**design.v**
```verilog
`timescale 1ns / 1ps
module axi_tlp_decoder 
#(
parameter AXIDATAWIDTH = 8
)
(
input clk,
input reset,
input tvalid,
input [8*AXIDATAWIDTH-1:0] tdata,
output reg tready,
input [AXIDATAWIDTH-1:0] tstrb,
input [21:0] tuser,
input tlast,
output reg [7:0]  a4lm_addr,
output reg [31:0] a4lm_wr_data,
output reg a4lm_wr_cmd,
output reg a4lm_rd_cmd,
output reg [7:0] cfg_addr,
output reg [31:0] cfg_wr_data,
output reg cfg_rd_cmd,
output reg cfg_wr_cmd,
output reg fifo0_wr_cmd,
output reg [16*AXIDATAWIDTH+4-1:0] fifo0_wr_data,
input fifo0_empty_flag,
input fifo0_full_flag,
input fifo0_prog_full_flag,
output reg req_compl,
output reg [2:0] compl_code,
input tlp_enc_ready,
output reg [2:0]   tenc_tc,                         
output reg [1:0]   tenc_attr,                       
output reg [9:0]   tenc_len,                        
output reg [15:0]  tenc_rid,                        
output reg [7:0]   tenc_tag,                        
output reg [7:0]   tenc_be,                         
output reg [12:0]  tenc_addr,                       
input lnk_up,
input cfg_to_turnoff,
output reg cfg_to_turnoff_ok
);
localparam [3:0] idle = 4'b0000,
						discharge_tlp = 4'b1111,
						cfg_rd = 4'b0001,
						cfg_wr = 4'b0010,
						a4lm_rd = 4'b0011,
						a4lm_wr = 4'b0100,
						a4sm_wr0 = 4'b0101,
						a4sm_wr1 = 4'b1001,
						wait_state = 4'b1000,
						receiving = 4'b1100;
reg [3:0] state_reg;
reg  tlp_digest;
reg [16*AXIDATAWIDTH+4-1:0] buffer0;
localparam [2:0] reg_rd_compl = 3'b001,
						cfg_rd_compl = 3'b010,
						cfg_wr_compl = 3'b011,
						adc_mem_compl = 3'b100;
localparam ADC_MEM_RD32 = 9'b00_00000_01;
localparam ADC_MEM_WR32 = 9'b10_00000_01;	
localparam REG_RD32 = 9'b00_00000_10;
localparam REG_WR32 = 9'b10_00000_10;
localparam CFG_RD   = 9'b00_00100_00; 
localparam CFG_WR   = 9'b10_00100_00;
always@(posedge clk)
begin
if(reset)
	begin
		state_reg <= idle;
		tready <= 1'b0;
		a4lm_addr <= 0;
		a4lm_wr_data <= 0;
		a4lm_wr_cmd <= 1'b0;
		a4lm_rd_cmd <= 1'b0;
		cfg_addr <= 0;
		cfg_wr_data <= 0;
		cfg_rd_cmd <= 1'b0;
		cfg_wr_cmd <= 1'b0;
		fifo0_wr_cmd = 1'b0;
		fifo0_wr_data = 0;
		req_compl <= 1'b0;
		compl_code <= 0;
		tenc_tc <= 0;
		tenc_attr <= 0;
		tenc_len <= 0;
		tenc_rid <= 0;
		tenc_tag <= 0;
		tenc_be <= 0;
		tenc_addr <= 0;
		cfg_to_turnoff_ok <= 1'b0;
	end
else
	begin
		case(state_reg)
			idle:
				begin
					cfg_to_turnoff_ok <= 1'b0;
					buffer0 = 0;
					tenc_tc <= 0;
					tenc_attr <= 0;
					tenc_len <= 0;
					tenc_rid <= 0;
					tenc_tag <= 0;
					tenc_be <= 0;
					tenc_addr <= 0;
					a4lm_wr_data <= 0;
					a4lm_addr <= 0;
					a4lm_wr_cmd <= 0;
					a4lm_rd_cmd <= 0;
					cfg_addr <= 0;
					cfg_wr_data <= 0;
					cfg_rd_cmd <= 0;
					cfg_wr_cmd <= 0;
					fifo0_wr_cmd = 0;
					fifo0_wr_data = 0;
					req_compl <= 0;
					compl_code <= 0;
					tready <= 1'b0;
					if(cfg_to_turnoff)
						begin
							cfg_to_turnoff_ok <= 1'b1;
						end
					if(lnk_up & tlp_enc_ready & tvalid & ~tlast & (~(fifo0_empty_flag & fifo0_full_flag)) & (~fifo0_prog_full_flag) &(~cfg_to_turnoff))
						begin
							state_reg <= receiving;
							tready <= 1'b1;
						end 
				end
			receiving:
				begin
					if(tdata[14] == 0)
							begin
								tlp_digest <= tdata[15];
								case ({tdata[30:24],{tuser[6],tuser[4] | tuser[2]}})
										REG_RD32:
											begin
												state_reg <= a4lm_rd;
												tenc_tc     <= tdata[22:20]; 
												tenc_attr   <= tdata[13:12];
												tenc_len    <= tdata[9:0];
												tenc_rid    <= tdata[63:48];
												tenc_tag    <= tdata[47:40];
												tenc_be     <= tdata[39:32];
												req_compl <= 1'b1;
												compl_code <= reg_rd_compl;
											end
										REG_WR32:
											begin
												state_reg <= a4lm_wr;
											end
										ADC_MEM_RD32:
											begin
												tenc_tc     <= tdata[22:20]; 
												tenc_attr   <= tdata[13:12];
												tenc_len    <= tdata[9:0];
												tenc_rid    <= tdata[63:48];
												tenc_tag    <= tdata[47:40];
												tenc_be     <= tdata[39:32];
												req_compl <= 1'b1;
												compl_code <= adc_mem_compl;
												state_reg <= idle;
											end
										ADC_MEM_WR32:
											begin
												buffer0[9:0] = tdata[9:0];
												buffer0[15:10] = tuser[7:2];
												state_reg <= a4sm_wr0;
											end
										CFG_RD:
											begin
												tenc_tc     <= tdata[22:20]; 
												tenc_attr   <= tdata[13:12];
												tenc_len    <= tdata[9:0];
												tenc_rid    <= tdata[63:48];
												tenc_tag    <= tdata[47:40];
												tenc_be     <= tdata[39:32];
												req_compl <= 1'b1;
												state_reg <= cfg_rd;
												compl_code <= cfg_rd_compl;
											end
										CFG_WR:
											begin
												req_compl <= 1'b1;
												tenc_tc     <= tdata[22:20]; 
												tenc_attr   <= tdata[13:12];
												tenc_len    <= tdata[9:0];
												tenc_rid    <= tdata[63:48];
												tenc_tag    <= tdata[47:40];
												tenc_be     <= tdata[39:32];
												compl_code <= cfg_wr_compl;
												state_reg <= cfg_wr;
											end
										default:
											begin
												state_reg <= discharge_tlp;
											end
								endcase
							end
						else
							begin
								state_reg <= discharge_tlp;
							end
				end
			a4lm_rd:
				begin
					req_compl <= 1'b0;
					a4lm_addr <= tdata[9:2];
					tenc_addr <= tdata[14:2];
					a4lm_rd_cmd <= 1'b1;
					state_reg <= idle;
				end
			a4lm_wr:
				begin
					a4lm_addr <= tdata[9:2];
					a4lm_wr_data <= tdata[63:32];
					a4lm_wr_cmd <= 1'b1;
					if(tlp_digest)
						begin
							state_reg <= discharge_tlp;
						end
					else
						begin
							state_reg <= idle;
							tready <= 1'b0;
						end
				end
			a4sm_wr0:
				begin
					buffer0[45:16] = tdata[31:2];
					fifo0_wr_data = buffer0;
					fifo0_wr_cmd = 1'b1;
					buffer0[31:0] = tdata[63:32];
					buffer0[128] = 1;
					state_reg <= a4sm_wr1;
				end
			a4sm_wr1:
				begin
					fifo0_wr_cmd = 1'b0;
					if(tlast)
						begin
							if(buffer0[129])
								begin
									buffer0[127:96] = tdata[31:0];
									buffer0[131] = 1'b1;
									fifo0_wr_cmd = 1'b1;
									fifo0_wr_data = buffer0;
									tready <= 1'b0;
									state_reg <= idle;
								end
							else
								begin
									buffer0[63:32] = tdata[31:0];
									buffer0[129] = 1'b1;
									buffer0[131:130] = 2'b00;
									fifo0_wr_cmd = 1'b1;
									fifo0_wr_data = buffer0;
									tready <= 1'b0;
									state_reg <= idle;
								end
						end
					else
						begin
							if(buffer0[129])
								begin
									buffer0[127:96] = tdata[31:0];
									buffer0[131] = 1'b1;
									fifo0_wr_cmd = 1'b1;
									fifo0_wr_data = buffer0;
									buffer0[31:0] = tdata[63:32];
									buffer0[131:128] = 4'b0001;
								end
							else
								begin
									buffer0[95:32] = tdata[63:0];
									buffer0[130:129] =  2'b11;
								end
						end
				end
			cfg_rd:
				begin
					tenc_addr <= tdata[14:2];
					req_compl <= 1'b0;
					cfg_addr <= tdata[9:2];
					cfg_rd_cmd <= 1'b1;
					if(tlast)
						begin
							state_reg <= idle;
						end
					else
						begin
							state_reg <= discharge_tlp;
						end
				end
			cfg_wr:
				begin
					tenc_addr <= tdata[14:2];
					req_compl <= 1'b0;
					cfg_wr_cmd <= 1'b1;
					cfg_addr <= tdata[9:2];
					cfg_wr_data <= tdata[63:32];
					if(tlast)
						begin
							state_reg <= idle;
						end
					else
						begin
							state_reg <= discharge_tlp;
						end
				end
			discharge_tlp:
				begin
					a4lm_wr_cmd <= 1'b0;
					if(tlast)
						begin
							state_reg <= idle;
							tready <= 1'b0;
						end
				end
		endcase
	end
end
endmodule
`timescale 1ns / 1ps
module axi_tlp_encoder 
#(
parameter AXIWIDTH = 8    
)
(
input clk,
input reset,
input [7:0] cfg_bus_number,
input [4:0] cfg_device_number,
input [2:0] cfg_function_number,
input [31:0]cfg_rd_data,
input cfg_valid,
input               req_compl,
input [2:0] 			compl_code,
output reg          tlp_encoder_ready,
input [2:0]         tenc_tc,
input [1:0]         tenc_attr,
input [9:0]         tenc_len,
input [15:0]        tenc_rid,
input [7:0]         tenc_tag,
input [7:0]         tenc_be,
input [12:0]        tenc_addr,
input 						a4lm_valid,
input [31:0]				a4lm_data,
input [1:0] 				a4lm_err_code,
input 				fifo1_full_flag,
input 				fifo1_empty_flag,
output reg       	fifo1_rd_cmd,
input	[131:0]		fifo1_rd_data,
output reg 								tx_tvalid,
output reg [8*AXIWIDTH-1:0] tx_tdata,
input 									tx_tready,
output reg [AXIWIDTH-1:0] tx_tstrb,
output reg								 tx_tlast
);
localparam [2:0] idle = 3'b000,
						cfg_rd_state = 3'b001,
						cfg_wr_state = 3'b010,
						reg_rd_state = 3'b100,
						adc_mem_state0 = 3'b101,
						adc_mem_state1 = 3'b110,
						adc_mem_state2 = 3'b011,
						waiting = 3'b111;
localparam PIO_64_CPLD_FMT_TYPE = 7'b10_01010;
localparam PIO_64_CPL_FMT_TYPE  = 7'b00_01010;
localparam [2:0] reg_rd_compl = 3'b001,
						cfg_rd_compl = 3'b010,
						cfg_wr_compl = 3'b011,
						adc_mem_compl = 3'b100;
reg [2:0] state_reg;
reg err_reg;
reg [131:0] 	buffer;
reg [31:0]     buffer0;
reg [9:0]	 counter;
reg [15:0] 	requester_id;
reg [7:0]	tag_reg;
reg [11:0] 	byte_count_reg;
reg [1:0] compl_reg;
reg [6:0] lower_addr;
reg flag0;
reg flag1;
reg flag2;
reg flag3;
always @(*)
begin
	byte_count_reg = 12'd0;
	casex (tenc_be[7:0])
		8'b00001xx1: byte_count_reg = 4;
		8'b000001x1: byte_count_reg = 3;
		8'b00001x10: byte_count_reg = 3;
		8'b00000011: byte_count_reg = 2;
		8'b00000110: byte_count_reg = 2;
		8'b00001100: byte_count_reg = 2;
		8'b00000001: byte_count_reg = 1;
		8'b00000010: byte_count_reg = 1;
		8'b00000100: byte_count_reg = 1;
		8'b00001000: byte_count_reg = 1;
		8'b00000000: byte_count_reg = 1;
		8'b1xxxxxx1: byte_count_reg = (tenc_len << 2);
		8'b01xxxxx1: byte_count_reg = (tenc_len << 2)-1;
		8'b001xxxx1: byte_count_reg = (tenc_len << 2)-2;
		8'b0001xxx1: byte_count_reg = (tenc_len << 2)-3;
		8'b1xxxxx10: byte_count_reg = (tenc_len << 2)-1;
		8'b01xxxx10: byte_count_reg = (tenc_len << 2)-2;
		8'b001xxx10: byte_count_reg = (tenc_len << 2)-3;
		8'b0001xx10: byte_count_reg = (tenc_len << 2)-4;
		8'b1xxxx100: byte_count_reg = (tenc_len << 2)-2;
		8'b01xxx100: byte_count_reg = (tenc_len << 2)-3;
		8'b001xx100: byte_count_reg = (tenc_len << 2)-4;
		8'b0001x100: byte_count_reg = (tenc_len << 2)-5;
		8'b0001x100: byte_count_reg = (tenc_len << 2)-5;
		8'b1xxx1000: byte_count_reg = (tenc_len << 2)-3;
		8'b01xx1000: byte_count_reg = (tenc_len << 2)-4;
		8'b001x1000: byte_count_reg = (tenc_len << 2)-5;
		8'b00011000: byte_count_reg = (tenc_len << 2)-6;
	endcase
end
always@(posedge clk)
begin
if(reset)
	begin
		state_reg <= idle;
		tlp_encoder_ready <= 1'b0;
		fifo1_rd_cmd = 1'b0;
		tx_tvalid <= 1'b0;
		tx_tdata <= 0;
		tx_tstrb <= 0;
		tx_tlast <= 1'b0;
	end
else
	begin
		case(state_reg)
			idle:
				begin
					flag2 <= 0;
					buffer0 <= 0;
					flag3 <= 0;
					flag0 <= 0;
					flag1 <= 0;
					requester_id <= 0;
					tag_reg <= 0;
					compl_reg <= 0;
					counter = 0;
					err_reg <= 0;
					tlp_encoder_ready <= 1'b1;
					fifo1_rd_cmd = 0;
					tx_tvalid <= 0;
					tx_tdata <= 0;
					tx_tstrb <= 0;
					tx_tlast <= 0;
					err_reg <= 0;
					buffer <= 0;
					if(req_compl&~(fifo1_empty_flag  & fifo1_full_flag))
						begin
							tlp_encoder_ready <= 1'b0;
							case(compl_code)
									reg_rd_compl:
										begin
											tx_tdata[30:24] <= PIO_64_CPLD_FMT_TYPE;
											state_reg <= waiting;
											compl_reg <= 2'd1;
											tx_tdata[9:0] <= 10'b1;  
											tx_tdata[43:32] <= byte_count_reg;
											flag0 <= 1;
										end
									cfg_rd_compl:
										begin
											tx_tdata[30:24] <= PIO_64_CPLD_FMT_TYPE;
											state_reg <= waiting;
											compl_reg <= 2'd2;
											tx_tdata[9:0] <= 10'b1;  
											tx_tdata[43:32] <= 4;
											tx_tdata[47:45] <= 000;
											flag0 <= 1;
										end
									cfg_wr_compl:
										begin
											tx_tvalid <= 1'b1;
											tx_tdata[30:24] <= PIO_64_CPL_FMT_TYPE;
											state_reg <= cfg_wr_state;
											tx_tdata[9:0] <= 10'b1;  
											tx_tdata[47:45] <= 000;
											tx_tdata[43:32] <= 4;
										end
									adc_mem_compl:
										begin
											flag0 <= 1;
											compl_reg <= 2'd3;
											tx_tdata[30:24] <= PIO_64_CPLD_FMT_TYPE;
											state_reg <= waiting;
											tx_tdata[9:0] <= tenc_len; 
											counter = tenc_len;
											tx_tdata[43:32] <= byte_count_reg;
										end
							endcase
							requester_id <= tenc_rid;
							tag_reg <= tenc_tag;
							tx_tdata[63:48] <= {	cfg_bus_number,
														cfg_device_number,
														cfg_function_number  
														};
							tx_tdata[44] <= 1'b0; 
							tx_tdata[31] <= 0;
							tx_tdata[23] <= 1'b0;
							tx_tdata[22:20] <= tenc_tc;
							tx_tdata[19:14] <= 6'b0;
							tx_tdata[13:12] <= tenc_attr;
							tx_tdata[11:10] <= 2'b0;
							tx_tstrb   <= 8'hFF;
							flag1 <= 0;
						end
				end
			waiting:
				begin
					if(flag1 == 0)
						begin
							casex ({flag0, tenc_be[3:0]})
								5'b0_xxxx : lower_addr <= 7'h0;
								5'bx_0000 : lower_addr <= {tenc_addr[4:0], 2'b00};
								5'bx_xxx1 : lower_addr <= {tenc_addr[4:0], 2'b00};
								5'bx_xx10 : lower_addr <= {tenc_addr[4:0], 2'b01};
								5'bx_x100 : lower_addr <= {tenc_addr[4:0], 2'b10};
								5'bx_1000 : lower_addr <= {tenc_addr[4:0], 2'b11};
							endcase
							flag1 <= 1;
						end
					case(compl_reg)
						2'd1:  
							begin
								if(a4lm_valid)
									begin
										case(a4lm_err_code)
											2'b10:
												begin
													tx_tdata[30:24] <= PIO_64_CPL_FMT_TYPE;
													tx_tdata[47:45] <= 3'b100; 
													err_reg <= 1'b1;
												end
											2'b01:
												begin
													tx_tdata[30:24] <= PIO_64_CPL_FMT_TYPE;
													tx_tdata[47:45] <= 3'b001; 
													err_reg <= 1'b1;
												end
											2'b00:
												begin
													tx_tdata[47:45] <= 3'b000;
													buffer[31:0] <= a4lm_data;
												end
										endcase
										tx_tvalid <= 1;
										state_reg <= reg_rd_state;
									end
							end
						2'd2:  
							begin
								if(cfg_valid)
									begin
										buffer[31:0] <= cfg_rd_data;
										tx_tvalid <= 1'b1;
										state_reg <= cfg_rd_state;
									end
							end
						2'd3:  
							begin
								if(fifo1_empty_flag == 0)
									begin
										tx_tdata[47:45] <= 3'b000;
										state_reg <= adc_mem_state0;
										fifo1_rd_cmd <= 1'b1;
									end
							end
					endcase
				end
			reg_rd_state:
				begin
					if(tx_tready)
						begin
							if(err_reg)
								begin
									tx_tdata[63:32] <= 32'h0;
									tx_tstrb   <= 8'h0F;
								end
							else
								begin
									tx_tstrb   <= 8'hFF;
									tx_tdata[63:32] <= buffer[31:0];
								end
							tx_tdata[31:16] <= requester_id;
							tx_tdata[15:8] <= tag_reg;
							tx_tdata[7] <= 1'b0;
							tx_tdata[6:0] <= lower_addr;
							tx_tlast <= 1'b1;
							state_reg <= idle;
						end
				end
			cfg_rd_state:
				begin
					if(tx_tready)
						begin
							tx_tstrb <= 8'hFF;
							tx_tlast <= 1'b1;
							state_reg <= idle;
							tx_tdata[63:32] <= buffer[31:0];
							tx_tdata[31:16] <= requester_id;
							tx_tdata[15:8] <= tag_reg;
							tx_tdata[7] <= 1'b0;
							tx_tdata[6:0] <= 7'b0;
						end
				end
			cfg_wr_state:
				begin
					if(tx_tready)
						begin
							tx_tstrb <= 8'h0F;
							tx_tlast <= 1'b1;
							state_reg <= idle;
							tx_tdata[31:16] <= tenc_rid;
							tx_tdata[15:8] <= tenc_tag;
							tx_tdata[7] <= 1'b0;
							tx_tdata[6:0] <= 7'b0;
						end
				end
			adc_mem_state0:
				begin
					buffer <= fifo1_rd_data;
					state_reg <= adc_mem_state1;
					fifo1_rd_cmd <= 1'b0;
					tx_tvalid <= 1'b1;
				end
			adc_mem_state1:
				begin
					if(tx_tready)
						begin
							tx_tdata[31:16] <= requester_id;
							tx_tdata[15:8] <= tag_reg;
							tx_tdata[7] <= 1'b0;
							tx_tdata[6:0] <= lower_addr;
							tx_tdata[63:32] <= buffer[31:0];
							state_reg <= adc_mem_state2;
							counter = counter - 1'b1;
						end
				end
			adc_mem_state2:
				begin
					case(counter)
					10'd1:
						begin
							state_reg <= idle;
							tx_tlast <= 1'b1;
							tx_tdata[63:32] <= 0;
							if(~buffer[130])
								begin
									tx_tdata[31:0] <= buffer[63:32];
								end
							else
								begin
									tx_tdata[31:0] <= buffer0;
								end
							tx_tstrb <= 8'h0F;
						end
					10'd3:
						begin
							fifo1_rd_cmd <= 1'b0;
							counter = counter - 2;
							buffer0 <= buffer[127:96];
							tx_tdata <= buffer[95:32];
							tx_tstrb <= 8'hFF;
						end
					default:
						begin
							if(counter[1])
								begin
									fifo1_rd_cmd <= 1'b1;
									buffer0 <= buffer[127:96];
									tx_tdata <= buffer[95:32];
									counter = counter - 2;
								end
							else
								begin
									fifo1_rd_cmd <= 1'b0;
									tx_tdata[31:0] <= buffer0;
									tx_tdata[63:32] <= fifo1_rd_data[31:0];
									buffer = fifo1_rd_data;
									counter = counter - 2;
								end
						end
					endcase
				end
		endcase
	end
end
endmodule
`timescale 1ns / 1ps
module axi4_lite_master
				#(
					parameter ADDR_WIDTH = 8,
					parameter DATA_WIDTH = 32,
					parameter STRB_WIDTH = DATA_WIDTH/8
				)
				(
					input 								reset,
					input 								clk,
					output reg 							awvalid,
					input 								awready,
					output reg	[1:0]					awprot,
					output reg	[ADDR_WIDTH-1:0]	awaddr,
					output reg 							wrvalid,
					input 								wrready,
					output reg  [STRB_WIDTH-1:0]	wrstrb,
					output reg 	[DATA_WIDTH-1:0]	wrdata,
					output reg 							bready,
					input 								bvalid,
					input [1:0]							bresp,
					output reg 							arvalid,
					input 								arready,
					output reg [ADDR_WIDTH-1:0]	araddr,
					output reg [1:0]					arprot,
					input  [DATA_WIDTH-1:0]			rddata,
					output reg 							rdready,
					input 								rdvalid,
					input  [2:0]						rdresp,
					input 								userrdcmd, 
					input 								userwrcmd,
					input  [ADDR_WIDTH-1:0] 		userrdwraddr,
					input  [DATA_WIDTH-1:0] 		userwrdata,
					output reg	[DATA_WIDTH-1:0] 	userrddata,
					output reg 							data_valid,
					output reg [1:0] 					error
				);
localparam  idle   = 4'b0000,
				read1  = 4'b0001,
				read2  = 4'b0010,
				read3  = 4'b0011,
				write1 = 4'b0100, 
				write2 = 4'b0101,
				write3 = 4'b0110,
				okay = 2'b00,  
				exokay = 2'b01, 
				slverr = 2'b10, 
				decerr = 2'b11; 
reg [3:0] statereg;
always@(posedge clk)
begin
	if(reset)
		begin
			statereg <= idle;
			araddr <= 0;
			awaddr <= 0;
			userrddata <= 32'h0;
			bready <= 1'b0;
			awvalid <= 1'b0;
			awprot <= 2'b00;
			wrdata <= 0;
			wrstrb <= 0;
			wrvalid <= 1'b0;
			arvalid <= 1'b0;
			arprot <= 0;
			data_valid <= 1'b0;
			rdready <= 1'b0;
			error <= 0;
		end
	else
		begin
			case(statereg)
				idle:
					begin	
						araddr <= 0;
						awaddr <= 0;
						userrddata <=  32'h0;
						statereg <= idle;
						bready <= 1'b0;
						awvalid <= 1'b0;
						awprot <= 2'b00;
						wrdata <= 0;
						wrstrb <= 0;
						wrvalid <= 1'b0;
						bready <= 1'b0;
						arvalid <= 1'b0;
						arprot <= 0;
						data_valid <= 1'b0;
						rdready <= 1'b0;
						error <= 0;
						if(userrdcmd)
							begin
								araddr <= userrdwraddr;
								statereg <= read1;
								arvalid <= 1'b1;
							end
						else	
							begin
								if(userwrcmd)
									begin
										wrdata <= userwrdata;
										wrstrb <= 4'b1111;
										awvalid <= 1'b1;
										awaddr <= userrdwraddr;
										statereg <= write1;
									end
							end
					end
				read1:
					begin
						if(arready)
							begin
								arvalid <= 1'b0;
								araddr <= 1'b0;
								statereg <= read2;
							end
					end
				read2:
					begin
						if(rdvalid)
							begin
								rdready <= 1'b1;
								case (rdresp)
									okay:
										begin
											userrddata <= rddata;
											data_valid <= 1'b1;
										end
									exokay:
										begin
											userrddata <= rddata;
											data_valid <= 1'b1;
										end
									slverr:
										begin
											data_valid <= 1'b1;
											error <= 2'b10;
										end
									decerr:
										begin
											data_valid <= 1'b1;
											error <= 2'b11;
										end
								endcase 
								statereg <= idle;
							end
					end
				write1:
					begin
						if(awready)
							begin
								awvalid <= 1'b0;
								statereg <= write2;
								wrvalid <= 1'b1;
							end
					end
				write2:
					begin
						if(wrready)
							begin
								wrvalid <= 1'b0;
								statereg <= write3;
							end
					end
				write3:
					begin
						if(bvalid)
							begin
								case(bresp)
									okay:
										begin
											error <= 2'b00;
											data_valid <= 1'b1;
										end
									exokay:
										begin
											error <= 2'b00;
											data_valid <= 1'b1;
										end
									slverr:
										begin
											data_valid <= 1'b1;
											error <= 2'b10;
										end
									decerr:
										begin
											data_valid <= 1'b1;
											error <= 2'b11;
										end
								endcase
								statereg <= idle;
								bready <= 1'b1;
							end
					end
			endcase
		end
end
endmodule
`timescale 1ns / 1ps
module axi4_lite_slave
				#(
					parameter ADDR_WIDTH = 8,
					parameter ADDR_WIDTH_SLAVE = 5,
					parameter DATA_WIDTH = 32,
					parameter STRB_WIDTH = DATA_WIDTH/8,
					parameter AXI_SLAVE_ADDR = 3'b000
				)
				(
					input 									reset,
					input 									clk,
					input 									awvalid,
					output reg 								awready,
					input 		[1:0]						awprot,
					input 		[ADDR_WIDTH-1:0]		awaddr,
					input 									wrvalid,
					output reg 								wrready,
					input 		[STRB_WIDTH-1:0]		wrstrb,
					input  		[DATA_WIDTH-1:0]		wrdata,
					input 									bready,
					output reg 								bvalid,
					output reg [1:0]						bresp,
					input 									arvalid,
					output reg 								arready,
					input  		[ADDR_WIDTH-1:0]		araddr,
					input 		[1:0]						arprot,
					output reg [DATA_WIDTH-1:0]		rdata,
					input 									rready,
					output reg 								rvalid,
					output reg [2:0]						rresp,
					output reg 								rfwrcmd,
					output reg 								rfrdcmd,
					output reg [ADDR_WIDTH_SLAVE-1:0] rfrdaddr,
					output reg [ADDR_WIDTH_SLAVE-1:0] rfwraddr,
					output reg[(DATA_WIDTH)-1:0] 	rfwrdata,
					input 		[(DATA_WIDTH)-1:0] 	rfrddata,
					input 									rf_busy,
					output reg 								slave_need_rf,
					input										rf_data_valid
					);
localparam 		idle = 3'b000,
					write1 = 3'b001,
					write2 = 3'b010,
					read1 = 3'b100,
					read2 = 3'b101;
reg [2:0]statereg;
reg [DATA_WIDTH-1:0] datareg;
always@(posedge clk)
begin
	if(reset)
		begin
			statereg <= idle;
			bvalid <= 0;
			wrready <= 1'b0;
			arready <= 1'b0;
			rdata <= 0;
			rfrdaddr <= 1'b0;
			rfwraddr <= 1'b0;
			rvalid <= 1'b0;
			rresp <= 2'b00;
			awready <= 1'b0;
			bresp <= 2'b00;
			rfwrcmd <= 1'b0;
			rfrdcmd <= 0;
			rfwrdata <= 0;
			slave_need_rf <= 1'b0;
		end
	else
		begin
			case(statereg)
				idle:
					begin
						bvalid <= 0;
						wrready <= 1'b0;
						arready <= 1'b0;
						rdata <= 0;
						rfrdaddr <= 1'b0;
						rfwraddr <= 1'b0;
						rvalid <= 1'b0;
						rresp <= 2'b00;
						awready <= 1'b0;
						bresp <= 2'b00;
						rfwrcmd <= 1'b0;
						rfrdcmd <= 0;
						rfwrdata <= 0;
						statereg <= idle;  
						slave_need_rf <= 1'b0;
						if(awvalid)
							begin
								if(awaddr[7:5] == AXI_SLAVE_ADDR)
									begin
										statereg <= write1;
										rfwraddr <= awaddr[4:0];
										awready <= 1'b1;
										slave_need_rf <= 1'b1;
									end
							end 
						if(arvalid)
							begin
								if(araddr[7:5] == AXI_SLAVE_ADDR)
									begin
										statereg <= read1;
										rfrdaddr <= araddr[4:0];
										rfrdcmd <= 1'b1;
										arready <= 1'b1;
										slave_need_rf <= 1'b1;
									end
							end
					end
				read1:
					begin
						arready <= 1'b0;
						if(~rf_busy)
							begin
								rfrdcmd <= 1'b0;
								if(rf_data_valid)
									begin
										rdata <= rfrddata;
										rvalid <= 1'b1;
										rresp <= 2'b00;
										statereg <= read2;
										slave_need_rf <= 1'b0;
									end
							end
					end
				read2:
					begin
						if(rready)
							begin
								rvalid <= 1'b0;
								statereg <= idle;
							end
					end
				write1:
					begin
						awready <= 1'b0;
						if(wrvalid)
							begin
								wrready <= 1'b1;
								rfwrdata <= wrdata;
								statereg <= write2;
								if(~rf_busy)
									begin
										rfwrcmd <= 1'b1;
										bresp <= 2'b00;
										bvalid <= 1'b1;
									end
							end
					end
				write2:
					begin
						rfwrcmd <= 1'b0;
						wrready <= 1'b0;
						bvalid <= 1'b1;
						slave_need_rf <= 1'b0;
						if(bready)
							begin
								statereg <= idle;
								bvalid <= 1'b0;
							end
					end
		endcase
	end
end
endmodule
`timescale 1ns / 1ps
module register_file
					#(
						parameter   NMBROFDATABITS       =    32, 
										NMBROFADDRBITS   =    5  
					)
					(
						input 												reset,
						input													 clk,
						input 												rd_en,
						input 												wr_en,
						input	 		[NMBROFADDRBITS-1:0]				 wr_addr, 
						input 		[NMBROFADDRBITS-1:0]					 rd_addr,
						input 		[NMBROFDATABITS-1:0]			 	wr_data,
						output reg 	[NMBROFDATABITS-1:0]	 			rd_data,
						output reg 											rf_data_valid
					);	
reg [NMBROFDATABITS-1:0]   array_reg  [0:15]; 
reg statereg;
localparam idle = 1'b0,
				read = 1'b1;
always@(posedge clk)
begin
	if(reset)  
		begin
			statereg <= idle;
			rd_data <= 32'h0;
			rf_data_valid <= 1'b0;
			array_reg[0] <= 32'hFFFFFFFF;
			array_reg[1] <= 32'hFFFFFFFF;
			array_reg[2] <= 32'hFFFFFFFF;
			array_reg[3] <= 32'hFFFFFFFF;
			array_reg[4] <= 32'hFFFFFFFF; 
			array_reg[5] <= 32'hFFFFFFFF;
			array_reg[6] <= 32'hFFFFFFFF;
			array_reg[7] <= 32'hFFFFFFFF;
			array_reg[8] <= 32'hFFFFFFFF;
			array_reg[9] <= 32'hFFFFFFFF;
			array_reg[10] <= 32'hFFFFFFF;
			array_reg[11] <= 32'hFFFFFFF;
			array_reg[12] <= 32'hFFFFFFF;
			array_reg[13] <= 32'hFFFFFFF;
			array_reg[14] <= 32'hFFFFFFF;
			array_reg[15] <= 32'hFFFFFFF;
		end
	else
		begin
			case(statereg)
				idle:
					begin
						rd_data <= 32'h0;
						rf_data_valid <= 0;
						if(rd_en)
							begin
								rf_data_valid <= 1'b1;
								statereg <= read;
								if(rd_addr < 16)
									begin
										rd_data <= array_reg[rd_addr[3:0]];
									end
								else 
									begin
										rd_data <= 32'hFFFFFFFF;
									end
							end
						if(wr_en)
							begin
								if(wr_addr < 16)
									begin
										array_reg[wr_addr[3:0]] <= wr_data;
									end
							end
					end
				read:
					begin
						statereg <= idle;						
					end
			endcase
		end
end
endmodule
`timescale 1ns / 1ps
module pcie_pio_ctrl (
  input          clk,
  input          reset,
  input          tvalid,
  input  [63:0]  tdata,
  output         tready,
  input  [7:0]   tstrb,
  input  [21:0]  tuser,
  input          tlast,
  output [7:0]   cfg_addr,
  output [31:0]  cfg_wr_data,
  output         cfg_rd_cmd,
  output         cfg_wr_cmd,
  input  [31:0]  cfg_rd_data,
  input          cfg_valid,
  output         fifo0_wr_cmd,
  output [131:0] fifo0_wr_data,
  input          fifo0_empty_flag,
  input          fifo0_full_flag,
  input          fifo0_prog_full_flag,
  input          fifo1_full_flag,
  input          fifo1_empty_flag,
  output         fifo1_rd_cmd,
  input  [131:0] fifo1_rd_data,
  input  [7:0]   cfg_bus_number,
  input  [4:0]   cfg_device_number,
  input  [2:0]   cfg_function_number,
  input          lnk_up,
  input          cfg_to_turnoff,
  output         cfg_to_turnoff_ok,
  output         tx_tvalid,
  output [63:0]  tx_tdata,
  input          tx_tready,
  output [7:0]   tx_tstrb,
  output         tx_tlast
);
  wire [7:0]  a4lm_addr;
  wire [31:0] a4lm_wr_data;
  wire        a4lm_wr_cmd, a4lm_rd_cmd;
  wire        req_compl, tlp_enc_ready;
  wire [2:0]  compl_code;
  wire [2:0]  tenc_tc;
  wire [1:0]  tenc_attr;
  wire [9:0]  tenc_len;
  wire [15:0] tenc_rid;
  wire [7:0]  tenc_tag;
  wire [7:0]  tenc_be;
  wire [12:0] tenc_addr;
  wire [31:0] a4lm_data;
  wire        a4lm_valid;
  wire [1:0]  a4lm_err_code;
  wire        awvalid, awready, wrvalid, wrready, bready, bvalid;
  wire        arvalid, arready, rready, rvalid;
  wire [1:0]  awprot, arprot, bresp;
  wire [7:0]  awaddr, araddr;
  wire [3:0]  wrstrb;
  wire [31:0] wrdata, rdata;
  wire [2:0]  rresp;
  wire        rfwrcmd, rfrdcmd, rf_data_valid, slave_need_rf;
  wire [4:0]  rfrdaddr, rfwraddr;
  wire [31:0] rfwrdata, rfrddata;
  axi_tlp_decoder #(.AXIDATAWIDTH(8)) u_dec (
    .clk(clk), .reset(reset),
    .tvalid(tvalid), .tdata(tdata), .tready(tready), .tstrb(tstrb),
    .tuser(tuser), .tlast(tlast),
    .a4lm_addr(a4lm_addr), .a4lm_wr_data(a4lm_wr_data),
    .a4lm_wr_cmd(a4lm_wr_cmd), .a4lm_rd_cmd(a4lm_rd_cmd),
    .cfg_addr(cfg_addr), .cfg_wr_data(cfg_wr_data),
    .cfg_rd_cmd(cfg_rd_cmd), .cfg_wr_cmd(cfg_wr_cmd),
    .fifo0_wr_cmd(fifo0_wr_cmd), .fifo0_wr_data(fifo0_wr_data),
    .fifo0_empty_flag(fifo0_empty_flag), .fifo0_full_flag(fifo0_full_flag),
    .fifo0_prog_full_flag(fifo0_prog_full_flag),
    .req_compl(req_compl), .compl_code(compl_code), .tlp_enc_ready(tlp_enc_ready),
    .tenc_tc(tenc_tc), .tenc_attr(tenc_attr), .tenc_len(tenc_len),
    .tenc_rid(tenc_rid), .tenc_tag(tenc_tag), .tenc_be(tenc_be),
    .tenc_addr(tenc_addr),
    .lnk_up(lnk_up), .cfg_to_turnoff(cfg_to_turnoff),
    .cfg_to_turnoff_ok(cfg_to_turnoff_ok)
  );
  axi4_lite_master #(.ADDR_WIDTH(8), .DATA_WIDTH(32)) u_a4lm (
    .reset(reset), .clk(clk),
    .awvalid(awvalid), .awready(awready), .awprot(awprot), .awaddr(awaddr),
    .wrvalid(wrvalid), .wrready(wrready), .wrstrb(wrstrb), .wrdata(wrdata),
    .bready(bready), .bvalid(bvalid), .bresp(bresp),
    .arvalid(arvalid), .arready(arready), .araddr(araddr), .arprot(arprot),
    .rddata(rdata), .rdready(rready), .rdvalid(rvalid), .rdresp(rresp),
    .userrdcmd(a4lm_rd_cmd), .userwrcmd(a4lm_wr_cmd),
    .userrdwraddr(a4lm_addr), .userwrdata(a4lm_wr_data),
    .userrddata(a4lm_data), .data_valid(a4lm_valid), .error(a4lm_err_code)
  );
  axi4_lite_slave #(.ADDR_WIDTH(8), .ADDR_WIDTH_SLAVE(5), .DATA_WIDTH(32),
                    .AXI_SLAVE_ADDR(3'b000)) u_a4ls (
    .reset(reset), .clk(clk),
    .awvalid(awvalid), .awready(awready), .awprot(awprot), .awaddr(awaddr),
    .wrvalid(wrvalid), .wrready(wrready), .wrstrb(wrstrb), .wrdata(wrdata),
    .bready(bready), .bvalid(bvalid), .bresp(bresp),
    .arvalid(arvalid), .arready(arready), .araddr(araddr), .arprot(arprot),
    .rdata(rdata), .rready(rready), .rvalid(rvalid), .rresp(rresp),
    .rfwrcmd(rfwrcmd), .rfrdcmd(rfrdcmd), .rfrdaddr(rfrdaddr), .rfwraddr(rfwraddr),
    .rfwrdata(rfwrdata), .rfrddata(rfrddata), .rf_busy(1'b0),
    .slave_need_rf(slave_need_rf), .rf_data_valid(rf_data_valid)
  );
  register_file #(.NMBROFDATABITS(32), .NMBROFADDRBITS(5)) u_rf (
    .reset(reset), .clk(clk),
    .rd_en(rfrdcmd), .wr_en(rfwrcmd),
    .wr_addr(rfwraddr), .rd_addr(rfrdaddr),
    .wr_data(rfwrdata), .rd_data(rfrddata), .rf_data_valid(rf_data_valid)
  );
  axi_tlp_encoder #(.AXIWIDTH(8)) u_enc (
    .clk(clk), .reset(reset),
    .cfg_bus_number(cfg_bus_number), .cfg_device_number(cfg_device_number),
    .cfg_function_number(cfg_function_number),
    .cfg_rd_data(cfg_rd_data), .cfg_valid(cfg_valid),
    .req_compl(req_compl), .compl_code(compl_code), .tlp_encoder_ready(tlp_enc_ready),
    .tenc_tc(tenc_tc), .tenc_attr(tenc_attr), .tenc_len(tenc_len),
    .tenc_rid(tenc_rid), .tenc_tag(tenc_tag), .tenc_be(tenc_be),
    .tenc_addr(tenc_addr),
    .a4lm_valid(a4lm_valid), .a4lm_data(a4lm_data), .a4lm_err_code(a4lm_err_code),
    .fifo1_full_flag(fifo1_full_flag), .fifo1_empty_flag(fifo1_empty_flag),
    .fifo1_rd_cmd(fifo1_rd_cmd), .fifo1_rd_data(fifo1_rd_data),
    .tx_tvalid(tx_tvalid), .tx_tdata(tx_tdata), .tx_tready(tx_tready),
    .tx_tstrb(tx_tstrb), .tx_tlast(tx_tlast)
  );
endmodule
```
**run.sh**
```bash
#!/bin/bash
# the make line also repeats each setting of config.mk as NAME=value (left out here)
make -C /OpenROAD-flow-scripts/flow DESIGN_CONFIG=/design/flow/config.mk WORK_HOME=/design/flow/orfs CLKGATE_MAP_FILE= finish
```
**config.mk**
```make
export PLATFORM = sky130hd
export DESIGN_NAME = pcie_pio_ctrl
export DESIGN_NICKNAME = pcie_pio_ctrl
export VERILOG_FILES = /design/flow/design.v
export SDC_FILE = /design/flow/constraint.sdc
export NUM_CORES = 4
export LEC_CHECK = 0
export ABC_AREA = 0
export CAP_MARGIN = 20
export CELL_PAD_IN_SITES_DETAIL_PLACEMENT = 0
export CORE_ASPECT_RATIO = 0.85
export CORE_MARGIN = 2
export CORE_UTILIZATION = 72
export CTS_CLUSTER_DIAMETER = 66
export CTS_CLUSTER_SIZE = 14
export GPL_TIMING_DRIVEN = 1
export PLACE_DENSITY_LB_ADDON = 0.02
export SETUP_SLACK_MARGIN = 0.69
export SLEW_MARGIN = 20
export TNS_END_PERCENT = 90
```
**constraint.sdc**
```tcl
create_clock -name core_clock -period 2.81 [get_ports {clk}]
set_input_delay 0.5620 -clock core_clock [delete_from_list [all_inputs] [get_ports {clk}]]
set_output_delay 0.5620 -clock core_clock [all_outputs]
set_load 0.01 [all_outputs]
```
==> results of run 1 <==
## metal layers
metal / routed length [um] / up-vias
li1: - / 19826
met1: 73500 / 25120
met2: 108000 / 7320
met3: 46400 / 2553
met4: 34500 / 24
met5: 378 / -
## per-stage QoR
| step | utilization [%] | worst slack [ns] | instance area [um2] | total power, W |
|---|---|---|---|---|
| finish | 92.5 | -0.100 | 76500 | 0.0399 |
| global route | 92.5 | 0.00206 | 76400 | 0.0402 |
| CTS | 88.1 | 0.462 | 72800 | 0.0386 |
| detailed placement | 81.7 | -0.239 | 67500 | 0.0243 |
| global placement | 81.7 | -0.262 | 67500 | 0.0243 |
| floorplan | - | -1.81 | 60400 | 0.0233 |
## final cells by class
type                    count  area, um2
well taps                1089       1360
repair buffers            958      11500
clock buffers             175       3090
flip-flops and latches   1432      37200
inverters                  30        121
multi-input cells        3128      23000
diodes                     43        108
fillers                  2587       6160
clock inverters             6       90.1
## what timing repair did
item | in CTS | in global routing
hold buffers | 0 | 0
endpoints found under the setup margin | 1645 | 1198
resized | 422 | 478
setup buffers | 61 | 71
cloned | 32 | 63
hold endpoints to repair | 0 | 0
pin swaps | 130 | 126
==> impl_metrics.ini, run 1 <==
; flow metrics
[run_status]
outcome = complete, but fails checks
checkFailReasons = setup timing

[yosys]
synth.area.top_cells = sky130_fd_sc_hd__edfxtp_1, sky130_fd_sc_hd__dfxtp_1, sky130_fd_sc_hd__mux4_2, sky130_fd_sc_hd__nor2_1, sky130_fd_sc_hd__a22oi_1
synth_top_area_share_pct = 42.3
seq_area_frac_synth_pct = 61.7
synth-edff-count = 850
synth.cells.most_frequent = sky130_fd_sc_hd__edfxtp_1, sky130_fd_sc_hd__dfxtp_1, sky130_fd_sc_hd__nor2_1
synth_unique_cells = 84
cell_with_the_most_instances_after_synthesis = sky130_fd_sc_hd__edfxtp_1
synth_async_sr_flop_share_pct = 0
synth_stat.cells = 5051
synth_area_mm2 = 0.0603
adder_share_pct = 0.183
synth-main-ff-cell = sky130_fd_sc_hd__edfxtp_1
ys_area_mm2 = 0.0603
synth_nets = 5346
mux_area_share_pct = 7.31
top_logic_kind = simple AND/OR/NAND/NOR gates
synthesis.yosys.warnings = 5
average_cell_area_after_synthesis_um2 = 11.9
fraction_of_the_mapped_netlist_area_in_compound_gates_pct = 11.4
yosys.area_share.simple_pct = 16.2
synth_flop_count = 1432
post-synth-top-area-cell = sky130_fd_sc_hd__edfxtp_1
synthesis.instances = 5051
xor_area_share_pct = 0.0726

[worst_setup_path]
crit_end = u_enc.tx_tdata[2]
critical_path_class = reg -> reg
crit_cells = 5
cp_top_family = AND-OR/OR-AND gates
endpoint_class_of_the_critical_path = flip-flop
regToRegEndpoint = u_enc.tx_tdata[2]
worst_r2r_startpoint = u_enc.state_reg[1]
r2r_slack_ns = -0.1
cp_max_fo = 7
worst_path_largest_cell_delay_ns = 1.12
rr_worst_depth = 5
worstPathCellList = nor4_4 -> o21ai_1 -> a221oi_1 -> o221ai_2 -> o211a_1
cpMaxStageDelayCell = sky130_fd_sc_hd__a221oi_1
critical_path.n_buffers_inverters = 0
worst_setup_path_startpoint = u_enc.state_reg[1]
timing.critical_path.from_type = flip-flop
critical_path_arrival_ns = 3.54
timing.critical_path.required_ns = 3.44

[route]
drcViolationCount = 0
drt_iter0_markers = 12844
vias = 54843
drt_first_pass_iters = 12
ant_nets = 0
route.detailed.vias_per_inst = 7.99
per_cell_routed_wire_length_um = 38.3
detail_route.wirelength_um = 263000

[floorplanning]
ioPinCount = 539
die_w_um = 318
placementRows = 97
fp.coreArea_mm2 = 0.0827
fp.dieArea_mm2 = 0.0861
die_y_um = 271
floorplan.initialDensity_pct = 72.9

[clock_network]
clkTransAtPathRegs_ns = 0.08
cts_tree = yes
clock_tree_buf_depth = 3
clock-sinks = 1432
worst_skew_pair.late_latency_ns = 0.78
cts-root-buf = sky130_fd_sc_hd__clkbuf_16
tritoncts.num_buffers = 112
htree_levels = 3

[power_and_ir_drop]
power_frac_comb_pct = 4.6
power_clock_w = 0.0156
netSwitchingPower_w = 0.00935
leakage_power_figure_nw = 27.4
power.internal_w = 0.0306
power.ir.vdd_worst_v = 0.000776
clock_power_share_pct = 39.2
pwr_density_cell_mw_per_mm2 = 522
seq_power_share_pct = 56.2
sw_frac_of_total_pct = 23.4
top_power_group = registers
combinationalPower_w = 0.00184
seq-power_w = 0.0224

[timing]
final.setup_skew_ns = 0.0497
worst_rel_slew_slack_pct = 8.09
worst-slew-pin-transition_ns = 1.38
whs_ns = 0.306
finalSetupViolations = 1
max_freq_mhz = 344
setup-tns-final_ns = -0.100
fin_crit_ns = 2.91
final_min_period_over_clock_period_pct = 104
final-hold-violation-count = 0
fin_ws_ns = -0.100
final_max_slew_viol_count = 0
rsz0062_at_grt = true

[job]
max_cap_viol_count = 0
stage_log_warnings = 67

[global_routing]
grt-busiest-layer = met2
use_met1_pct = 58.8
grt_util_met3_pct = 12.1
grt_max_degree = 201
grt.overflow.total = 0
grt_usage_pct = 48.1
global_route_wire_length_before_repair_um = 306000
grt_use_met2_pct = 75.3
initial_antenna_violation_count = 44
via_count_of_the_first_global_routing_pass = 46789

[layout]
fin_nets = 5957
synthToLayoutAreaGrowth_pct = 26.9
stdcell_count = 6861

[placed_design]
dpl.hpwl_um = 123000
portBuffers = 511
dp_cells = 6410
globalplace.congestion = 0.965

[hold_path]
min-delay-path-class = in -> reg
number_of_cells_traversed_by_the_worst_hold_path = 4
hold_end = u_dec.fifo0_wr_data[43]
hold_path.startpoint = tdata[29]
==> run 2: changes to the inputs <==
- ABC_AREA: 0 -> default
- CELL_PAD_IN_SITES_DETAIL_PLACEMENT: 0 -> default
- CORE_ASPECT_RATIO: 0.85 -> default
- CORE_UTILIZATION: 72 -> 70
- CTS_CLUSTER_DIAMETER: 66 -> 64
- CTS_CLUSTER_SIZE: 14 -> 23
- GPL_TIMING_DRIVEN: 1 -> default
- HOLD_SLACK_MARGIN: default -> 0.24
- PLACE_DENSITY_LB_ADDON: 0.02 -> default
- TNS_END_PERCENT: 90 -> default
- clock period: 2.81 -> 2.95 ns (I/O delays scaled with it)
==> impl_metrics.ini, run 2 <==
; flow metrics
[run_status]
outcome = finished clean

[global_routing]
grt.overflow.total = 0
grt_usage_pct = 40.7
global_route_wire_length_before_repair_um = 271000
via_count_of_the_first_global_routing_pass = 43048
grt_max_degree = 124
initial_antenna_violation_count = 23

[yosys]
xor_area_share_pct = 0.0726
synth_flop_count = 1432
synth_stat.cells = 5051
synth.area.top_cells = sky130_fd_sc_hd__edfxtp_1, sky130_fd_sc_hd__dfxtp_1, sky130_fd_sc_hd__mux4_2, sky130_fd_sc_hd__nor2_1, sky130_fd_sc_hd__a22oi_1
synth_area_mm2 = 0.0603
post-synth-top-area-cell = sky130_fd_sc_hd__edfxtp_1
synth_unique_cells = 84
fraction_of_the_mapped_netlist_area_in_compound_gates_pct = 11.4
yosys.area_share.simple_pct = 16.2
ys_area_mm2 = 0.0603
synth-edff-count = 850
synth.cells.most_frequent = sky130_fd_sc_hd__edfxtp_1, sky130_fd_sc_hd__dfxtp_1, sky130_fd_sc_hd__nor2_1
seq_area_frac_synth_pct = 61.7
mux_area_share_pct = 7.31
adder_share_pct = 0.183
top_logic_kind = simple AND/OR/NAND/NOR gates
synth_top_area_share_pct = 42.3
synthesis.instances = 5051
synth_nets = 5346
average_cell_area_after_synthesis_um2 = 11.9
synthesis.yosys.warnings = 5
synth_async_sr_flop_share_pct = 0
synth-main-ff-cell = sky130_fd_sc_hd__edfxtp_1
cell_with_the_most_instances_after_synthesis = sky130_fd_sc_hd__edfxtp_1

[floorplanning]
die_y_um = 297
ioPinCount = 539
placementRows = 107
fp.coreArea_mm2 = 0.0853
floorplan.initialDensity_pct = 70.7
fp.dieArea_mm2 = 0.0885
die_w_um = 297

[timing]
finalSetupViolations = 0
max_freq_mhz = 380
final_max_slew_viol_count = 0
worst_rel_slew_slack_pct = 39.6
final.setup_skew_ns = 0.0453
final_min_period_over_clock_period_pct = 89.1
fin_ws_ns = 0.322
final-hold-violation-count = 0
rsz0062_at_grt = true
fin_crit_ns = 2.63
setup-tns-final_ns = 0
worst-slew-pin-transition_ns = 0.902

[clock_network]
worst_skew_pair.late_latency_ns = 0.70
clkTransAtPathRegs_ns = 0.09
post_cts_hold_buffer_count = 0
htree_levels = 3
clock-sinks = 1432
cts_tree = yes
cts-root-buf = sky130_fd_sc_hd__clkbuf_16
clock_tree_buf_depth = 3
tritoncts.num_buffers = 83

[placed_design]
dpl.hpwl_um = 121000
portBuffers = 511
globalplace.congestion = 0.948
place_ws_ns = -0.0761

[power_and_ir_drop]
seq-power_w = 0.0213
power_clock_w = 0.0129
top_power_group = registers
power.ir.vdd_worst_v = 0.000656
pwr_density_cell_mw_per_mm2 = 492
finalPower_w = 0.0358
seq_power_share_pct = 59.6
leakage_power_figure_nw = 23.7
sw_frac_of_total_pct = 22.5
combinationalPower_w = 0.00156
power.internal_w = 0.0277
power_frac_comb_pct = 4.4
netSwitchingPower_w = 0.00806
clock_power_share_pct = 36.0

[worst_setup_path]
cp_max_fo = 20
worst_path_largest_cell_delay_ns = 0.54
worst_r2r_startpoint = u_enc.counter[0]
critical_path_class = reg -> reg
r2r_slack_ns = 0.32
cp_top_family = buffers and inverters
critical_path.n_buffers_inverters = 4
crit_end = u_enc.tx_tdata[7]
cpMaxStageDelayCell = sky130_fd_sc_hd__edfxtp_1
endpoint_class_of_the_critical_path = flip-flop
regToRegEndpoint = u_enc.tx_tdata[7]
worstPathCellList = buf_6 -> ha_4 -> buf_4 -> nand2_1 -> nor4_4 -> buf_6 -> buf_8 -> a22o_1 -> a21oi_1 -> a2111oi_2
timing.critical_path.from_type = flip-flop
critical_path_arrival_ns = 3.22
crit_cells = 10
crit_top_cell = sky130_fd_sc_hd__buf_6
worst_setup_path_startpoint = u_enc.counter[0]
timing.critical_path.required_ns = 3.54
rr_worst_depth = 10

[route]
drcViolationCount = 0
route.detailed.vias_per_inst = 6.88
ant_nets = 0
per_cell_routed_wire_length_um = 29.0
vias = 46411
drt_first_pass_iters = 15
drt_iter0_markers = 6816
detail_route.wirelength_um = 195000

[layout]
postLayoutCoreUtil_pct = 85.3
combinational_cell_area_excluding_buffers_and_inverters_mm2 = 0.0221
flop_area_mm2 = 0.0372
n_fill_cell = 4315
synthToLayoutAreaGrowth_pct = 20.6
fin_nets = 5809

[hold_path]
hold_end = u_dec.fifo0_wr_data[38]
number_of_cells_traversed_by_the_worst_hold_path = 4
hold_path.startpoint = tdata[24]
min-delay-path-class = in -> reg

[job]
max_cap_viol_count = 0
stage_log_warnings = 69
## run 2: cell type report
| cell class | count | share of cell area, % |
|---|---|---|
| sequential | 1432 | 51.2 |
| multi-input combinational | 3126 | 30.4 |
| timing repair buffer | 840 | 12.5 |
| clock buffer | 107 | 3.05 |
| tap | 1144 | 1.97 |
| clock inverter | 42 | 0.710 |
| inverter | 30 | 0.165 |
| antenna | 22 | 0.0757 |
| timing repair inverter | 1 | 0.00688 |
## run 2: through the flow
stage	hold WS (ns)	instance area, um2	cells
floorplan	0.424	60500	5051
global placement	0.436	67700	6466
detailed placement	0.443	67700	6466
CTS	0.416	71100	6650
global route	0.412	72700	6741
finish	0.418	72700	6744
## run 2: metal layers
metal  vias up  track usage (%)  wire length (um)
met5         -                0                23
met4         4             25.0             15700
met3       879             7.03             21000
met2      3503             66.4             93600
met1     22484             51.3             65200
li1      19541                -                 -
## run 2: timing repair
item	in CTS	in global routing
pin swaps	19	50
endpoints found under the setup margin	610	496
cloned	9	32
resized	110	170
buffers inserted	26	40
==> run 3: changes to the inputs <==
- ABC_AREA: default -> 0
- CELL_PAD_IN_SITES_DETAIL_PLACEMENT: default -> 0
- CORE_ASPECT_RATIO: default -> 1.67
- CORE_UTILIZATION: 70 -> 72
- CTS_CLUSTER_DIAMETER: 64 -> default
- CTS_CLUSTER_SIZE: 23 -> 51
- GPL_TIMING_DRIVEN: default -> 1
- HOLD_SLACK_MARGIN: 0.24 -> default
- PLACE_DENSITY_LB_ADDON: default -> 0.02
- SETUP_SLACK_MARGIN: 0.69 -> 0.73
- TNS_END_PERCENT: default -> 90
- clock period: 2.95 -> 2.84 ns (I/O delays scaled with it)
==> impl_metrics.ini, run 3 <==
; flow metrics
[placed_design]
place_ws_ns = -0.128
dpl.hpwl_um = 129000
portBuffers = 511
placedInstanceArea_mm2 = 0.0679
globalplace.congestion = 0.959
dp_cells = 6442

[yosys]
adder_share_pct = 0.183
synth_flop_count = 1432
top_logic_kind = simple AND/OR/NAND/NOR gates
synth_unique_cells = 84
synth-edff-count = 850
average_cell_area_after_synthesis_um2 = 11.9
yosys.area_share.simple_pct = 16.2
seq_area_frac_synth_pct = 61.7
synth.cells.most_frequent = sky130_fd_sc_hd__edfxtp_1, sky130_fd_sc_hd__dfxtp_1, sky130_fd_sc_hd__nor2_1
mux_area_share_pct = 7.31
synthesis.instances = 5051
synth_stat.cells = 5051
synth.area.top_cells = sky130_fd_sc_hd__edfxtp_1, sky130_fd_sc_hd__dfxtp_1, sky130_fd_sc_hd__mux4_2, sky130_fd_sc_hd__nor2_1, sky130_fd_sc_hd__a22oi_1
synth_nets = 5346
cell_with_the_most_instances_after_synthesis = sky130_fd_sc_hd__edfxtp_1
xor_area_share_pct = 0.0726
synthesis.yosys.warnings = 5
fraction_of_the_mapped_netlist_area_in_compound_gates_pct = 11.4
post-synth-top-area-cell = sky130_fd_sc_hd__edfxtp_1
synth-main-ff-cell = sky130_fd_sc_hd__edfxtp_1
synth_async_sr_flop_share_pct = 0
synth_area_mm2 = 0.0603
synth_top_area_share_pct = 42.3
ys_area_mm2 = 0.0603

[run_status]
outcome = did not finish
error_message = [ERROR GRT-0232] Routing congestion too high. Check the congestion heatmap in the GUI.
flow.stopped_at = global routing (5_1_grt)

[floorplanning]
floorplan.initialDensity_pct = 72.4
ioPinCount = 539
fp.coreArea_mm2 = 0.0833
die_w_um = 228
fp.dieArea_mm2 = 0.0861
placementRows = 137
die_y_um = 378

[global_routing]
grt_usage_pct = 90.8
grt.overflow.total = 1934

[clock_network]
clock-sinks = 1432
cts-root-buf = sky130_fd_sc_hd__clkbuf_16
htree_levels = 3
tritoncts.num_buffers = 121
clock_tree_buf_depth = 3
==> run 3: stage by stage <==
step / power [W] / utilization, %
floorplan: 0.0231 / -
detailed placement: 0.0241 / 81.5
CTS: 0.0409 / 91.3
global placement: 0.0241 / 81.5
==> run 3: layer usage <==
metal / overflow / track usage [%]
met2: 1144 / 105
met5: 8 / 40.9
met1: 33 / 87.7
met4: 698 / 101
met3: 51 / 77.5
==> run 3: what timing repair did <==
item                                    4_1_cts
endpoints found under the setup margin     1543
hold buffers                                  0
buffers inserted                            121
gates resized                               643
gates cloned                                 73
pin swaps                                   129
==> run 4: changes to the inputs <==
- ABC_AREA: 0 -> default
- CAP_MARGIN: 20 -> 30
- CELL_PAD_IN_SITES_DETAIL_PLACEMENT: 0 -> 1
- CELL_PAD_IN_SITES_GLOBAL_PLACEMENT: default -> 3
- CORE_ASPECT_RATIO: 1.67 -> default
- CORE_MARGIN: 2 -> 9
- CORE_UTILIZATION: 72 -> 28
- CTS_CLUSTER_DIAMETER: default -> 358
- CTS_CLUSTER_SIZE: 51 -> default
- GPL_TIMING_DRIVEN: 1 -> 0
- PLACE_DENSITY_LB_ADDON: 0.02 -> 0.07
- SETUP_SLACK_MARGIN: 0.73 -> default
- SLEW_MARGIN: 20 -> 25
- TNS_END_PERCENT: 90 -> default
- clock period: 2.84 -> 5.75 ns (I/O delays scaled with it)
==> impl_metrics.ini, run 4 <==
; flow metrics
[run_status]
outcome = finished clean

[worst_setup_path]
worstPathCellList = clkbuf_1 -> nor4b_2 -> nand2_1 -> nor3_1 -> clkbuf_1 -> clkbuf_1 -> or2_4
crit_top_cell = sky130_fd_sc_hd__clkbuf_1
cpMaxStageDelayCell = sky130_fd_sc_hd__clkbuf_1
rr_worst_depth = 6
cp_max_fo = 32
crit_end = u_rf.array_reg[13][0]
crit_cells = 7
critical_path_class = in -> reg
timing.critical_path.from_type = input port
r2r_slack_ns = 1.39
endpoint_class_of_the_critical_path = flip-flop
worst_r2r_startpoint = u_rf.statereg
cp_top_family = simple AND/OR/NAND/NOR gates
regToRegEndpoint = u_rf.array_reg[13][0]
timing.critical_path.required_ns = 6.19
worst_setup_path_startpoint = reset
worst_path_largest_cell_delay_ns = 0.76
critical_path_arrival_ns = 5.27
critical_path.n_buffers_inverters = 3

[clock_network]
post_cts.resized_instances = 0
worst_skew_pair.late_latency_ns = 0.83
clock_tree_buf_depth = 3
post_cts_hold_buffer_count = 0
cts_tree = yes
clkTransAtPathRegs_ns = 0.06
tritoncts.num_buffers = 174
clock-sinks = 1432
postCtsSetupRepairBufs = 0
cts-root-buf = sky130_fd_sc_hd__clkbuf_16
htree_levels = 4

[power_and_ir_drop]
seq_power_share_pct = 47.9
sw_frac_of_total_pct = 23.3
power.internal_w = 0.0176
netSwitchingPower_w = 0.00534
combinationalPower_w = 0.000799
power_frac_comb_pct = 3.5
pwr_density_cell_mw_per_mm2 = 303
seq-power_w = 0.0110
top_power_group = the clock network
clock_power_share_pct = 48.6
power.ir.vdd_worst_v = 0.000317
power_clock_w = 0.0111
leakage_power_figure_nw = 23.5

[timing]
worst_rel_slew_slack_pct = 20.0
setup-tns-final_ns = 0
whs_ns = 0.461
finalSetupViolations = 0
final_max_slew_viol_count = 0
rsz0062_at_grt = false
final.setup_skew_ns = 0.0318
max_freq_mhz = 207
worst-slew-pin-transition_ns = 1.20
fin_crit_ns = 4.83
final_min_period_over_clock_period_pct = 84.0
final-hold-violation-count = 0

[route]
detail_route.wirelength_um = 270000
ant_nets = 0
vias = 44441
drt_iter0_markers = 3208
drcViolationCount = 0
route.detailed.vias_per_inst = 5.07
per_cell_routed_wire_length_um = 30.8
drt_first_pass_iters = 5

[yosys]
seq_area_frac_synth_pct = 61.7
synth.area.top_cells = sky130_fd_sc_hd__edfxtp_1, sky130_fd_sc_hd__dfxtp_1, sky130_fd_sc_hd__mux4_2, sky130_fd_sc_hd__nor2_1, sky130_fd_sc_hd__a22oi_1
yosys.area_share.simple_pct = 16.2
synth_area_mm2 = 0.0603
synth.cells.most_frequent = sky130_fd_sc_hd__edfxtp_1, sky130_fd_sc_hd__dfxtp_1, sky130_fd_sc_hd__nor2_1
synth-edff-count = 850
synthesis.instances = 5051
top_logic_kind = simple AND/OR/NAND/NOR gates
ys_area_mm2 = 0.0603
cell_with_the_most_instances_after_synthesis = sky130_fd_sc_hd__edfxtp_1
xor_area_share_pct = 0.0726
synth_nets = 5346
synth_async_sr_flop_share_pct = 0
mux_area_share_pct = 7.31
synth_flop_count = 1432
synth_unique_cells = 84
synth_stat.cells = 5051
adder_share_pct = 0.183
average_cell_area_after_synthesis_um2 = 11.9
post-synth-top-area-cell = sky130_fd_sc_hd__edfxtp_1
fraction_of_the_mapped_netlist_area_in_compound_gates_pct = 11.4
synthesis.yosys.warnings = 5
synth-main-ff-cell = sky130_fd_sc_hd__edfxtp_1
synth_top_area_share_pct = 42.3

[placed_design]
portBuffers = 503
dpl.hpwl_um = 203000
globalplace.congestion = 0.819

[floorplanning]
fp.dieArea_mm2 = 0.232
placementRows = 169
die_w_um = 482
ioPinCount = 539
die_y_um = 482
floorplan.initialDensity_pct = 28.3
fp.coreArea_mm2 = 0.213

[global_routing]
grt_usage_pct = 22.6
global_route_wire_length_before_repair_um = 376000
grt_max_degree = 33
grt.overflow.total = 0
initial_antenna_violation_count = 22
via_count_of_the_first_global_routing_pass = 46568

[hold_path]
min-delay-path-class = reg -> reg
hold_path.startpoint = u_rf.rd_data[4]
number_of_cells_traversed_by_the_worst_hold_path = 2
hold_end = u_rf.rd_data[4]

[layout]
synthToLayoutAreaGrowth_pct = 25.5
postLayoutCoreUtil_pct = 35.5
n_fill_cell = 22853
fin_nets = 6078

[job]
stage_log_warnings = 58
max_cap_viol_count = 0
[run 4: cell type report]
cell class / count / area (um2) / area share (%)
Tap cell: 2821 / 3530 / 4.67
Inverter: 30 / 113 / 0.149
Timing Repair Buffer: 556 / 5810 / 7.68
Clock buffer: 236 / 4820 / 6.37
Multi-Input combinational cell: 3124 / 21400 / 28.3
Antenna cell: 14 / 35.0 / 0.0463
Clock inverter: 89 / 883 / 1.17
Sequential cell: 1432 / 37200 / 49.1
Buffer: 465 / 1850 / 2.44
[run 4: through the flow]
stage	setup WS [ns]	instance area, um2	cells	power, W
3_3_place_gp	-3.80	68900	8375	0.0120
4_1_cts	0.769	75600	8749	0.0232
3_5_place_dp	-0.125	69900	8424	0.0120
5_1_grt	0.633	75600	8760	0.0236
2_1_floorplan	0.391	60300	5051	0.0114
6_report	0.923	75600	8767	0.0229
[run 4: layer usage]
layer  share of wire [%]  wire (um)  track usage (%)  vias to the layer above
li1                    -          -                -                    20142
met4                 2.6       6960             5.89                        2
met2                  51     137000             40.2                      886
met1                  43     117000             29.1                    23123
met5              0.0063         17                0                        -
met3                 3.3       8780             2.57                      288
==> run 5: changes to the inputs <==
- ABC_AREA: default -> 1
- CAP_MARGIN: 30 -> 20
- CELL_PAD_IN_SITES_DETAIL_PLACEMENT: 1 -> default
- CELL_PAD_IN_SITES_GLOBAL_PLACEMENT: 3 -> default
- CORE_MARGIN: 9 -> 2
- CORE_UTILIZATION: 28 -> 62
- CTS_CLUSTER_DIAMETER: 358 -> default
- GPL_TIMING_DRIVEN: 0 -> default
- PLACE_DENSITY: default -> 0.38
- PLACE_DENSITY_LB_ADDON: 0.07 -> default
- SLEW_MARGIN: 25 -> 20
- clock period: 5.75 -> 5.65 ns (I/O delays scaled with it)
==> impl_metrics.ini, run 5 <==
; flow metrics
[global_routing]
global_route_wire_length_before_repair_um = 291000
via_count_of_the_first_global_routing_pass = 48548
initial_antenna_violation_count = 15
grt_usage_pct = 37.2
grt.overflow.total = 0
grt_max_degree = 158

[worst_setup_path]
worstPathCellList = clkinv_1 -> ha_1 -> inv_1 -> nor2_2 -> nand2_2 -> nand2_1 -> nor2_2 -> o21ai_0 -> nor3_4 -> buf_4
crit_cells = 10
crit_end = u_enc.buffer[118]
critical_path.n_buffers_inverters = 3
critical_path_arrival_ns = 4.48
worst_r2r_startpoint = u_enc.counter[1]
rr_worst_depth = 10
cp_max_fo = 63
worst_setup_path_startpoint = u_enc.counter[1]
cp_top_family = simple AND/OR/NAND/NOR gates
regToRegEndpoint = u_enc.buffer[118]
crit_top_cell = sky130_fd_sc_hd__nor2_2
cpMaxStageDelayCell = sky130_fd_sc_hd__edfxtp_1
worst_path_largest_cell_delay_ns = 0.98
critical_path_class = reg -> reg
endpoint_class_of_the_critical_path = flip-flop
timing.critical_path.required_ns = 6.01
timing.critical_path.from_type = flip-flop
r2r_slack_ns = 1.53

[route]
ant_nets = 0
per_cell_routed_wire_length_um = 22.4
drcViolationCount = 0
detail_route.wirelength_um = 195000
drt_first_pass_iters = 6
drt_iter0_markers = 6632
vias = 51935
route.detailed.vias_per_inst = 5.96

[yosys]
seq_area_frac_synth_pct = 59.8
synth-main-ff-cell = sky130_fd_sc_hd__edfxtp_1
synth_async_sr_flop_share_pct = 0
top_logic_kind = simple AND/OR/NAND/NOR gates
ys_area_mm2 = 0.0622
synth_unique_cells = 52
average_cell_area_after_synthesis_um2 = 8.86
synth_area_mm2 = 0.0622
synth_flop_count = 1432
synth_stat.cells = 7012
cell_with_the_most_instances_after_synthesis = sky130_fd_sc_hd__nand2_1
adder_share_pct = 0.161
synthesis.instances = 7012
synthesis.yosys.warnings = 5
synth_top_area_share_pct = 41.1
synth.cells.most_frequent = sky130_fd_sc_hd__nand2_1, sky130_fd_sc_hd__edfxtp_1, sky130_fd_sc_hd__nor2_1
fraction_of_the_mapped_netlist_area_in_compound_gates_pct = 13.1
synth-edff-count = 850
synth.area.top_cells = sky130_fd_sc_hd__edfxtp_1, sky130_fd_sc_hd__dfxtp_1, sky130_fd_sc_hd__nand2_1, sky130_fd_sc_hd__nor2_1, sky130_fd_sc_hd__o21ai_0
post-synth-top-area-cell = sky130_fd_sc_hd__edfxtp_1
xor_area_share_pct = 0.113
synth_nets = 7307
yosys.area_share.simple_pct = 19.1
mux_area_share_pct = 0

[timing]
max_freq_mhz = 243
worst-slew-pin-transition_ns = 1.16
final-hold-violation-count = 0
rsz0062_at_grt = false
worst_rel_slew_slack_pct = 22.5
final_max_slew_viol_count = 0
finalSetupViolations = 0
final_min_period_over_clock_period_pct = 73.0
fin_crit_ns = 4.12
setup-tns-final_ns = 0
final.setup_skew_ns = 0.0274

[hold_path]
number_of_cells_traversed_by_the_worst_hold_path = 2
hold_end = u_enc.fifo1_rd_cmd
hold_path.startpoint = u_enc.fifo1_rd_cmd
min-delay-path-class = reg -> reg

[floorplanning]
ioPinCount = 539
fp.dieArea_mm2 = 0.103
die_w_um = 321
placementRows = 116
floorplan.initialDensity_pct = 62.3
fp.coreArea_mm2 = 0.0997
die_y_um = 321

[power_and_ir_drop]
top_power_group = registers
seq-power_w = 0.0112
pwr_density_cell_mw_per_mm2 = 295
leakage_power_figure_nw = 26.0
finalPower_w = 0.0214
sw_frac_of_total_pct = 21.8
power_frac_comb_pct = 4.0
power.internal_w = 0.0168
power.ir.vdd_worst_v = 0.000257
combinationalPower_w = 0.000863
seq_power_share_pct = 52.2
clock_power_share_pct = 43.7
netSwitchingPower_w = 0.00467
power_clock_w = 0.00937

[layout]
fin_nets = 7578
synthToLayoutAreaGrowth_pct = 16.9

[clock_network]
cts_tree = yes
post_cts.resized_instances = 0
clock-sinks = 1432
post_cts_hold_buffer_count = 0
clkTransAtPathRegs_ns = 0.06
htree_levels = 4
tritoncts.num_buffers = 146
cts-root-buf = sky130_fd_sc_hd__clkbuf_16
clock_tree_buf_depth = 3
worst_skew_pair.late_latency_ns = 0.75
postCtsSetupRepairBufs = 0

[placed_design]
portBuffers = 511
dpl.hpwl_um = 128000
globalplace.congestion = 0.947

[job]
stage_log_warnings = 70
max_cap_viol_count = 0

[run_status]
outcome = finished clean
-- run 5: layer usage --
layer	up-vias	part of all wire [%]	track usage, %
met2	2690	48	60.8
met3	489	8.9	6.81
li1	23978	-	-
met4	6	5.1	18.8
met5	-	0.017	0
met1	24772	38	47.7
-- run 5: stage by stage --
stage	cell area (um2)	util [%]	setup slack [ns]	hold WS [ns]	cells
4_1_cts	72600	72.8	1.65	0.455	8697
6_report	72700	72.9	1.53	0.459	8711
3_5_place_dp	68000	68.2	1.61	0.447	8431
2_1_floorplan	62200	-	-0.0435	0.422	7012
3_3_place_gp	67900	68.1	1.69	0.442	8427
5_1_grt	72700	72.9	1.32	0.476	8709
-- run 5: area by class of cell --
class / count / area, um2
timing repair buffer: 616 / 6040
antenna: 12 / 30.0
fill: 7509 / 27000
sequential: 1432 / 37200
tap: 1298 / 1620
multi-input combinational: 4353 / 20500
clock buffer: 202 / 4100
inverter: 734 / 2770
clock inverter: 64 / 478
Power and IR drop assume default switching activity.
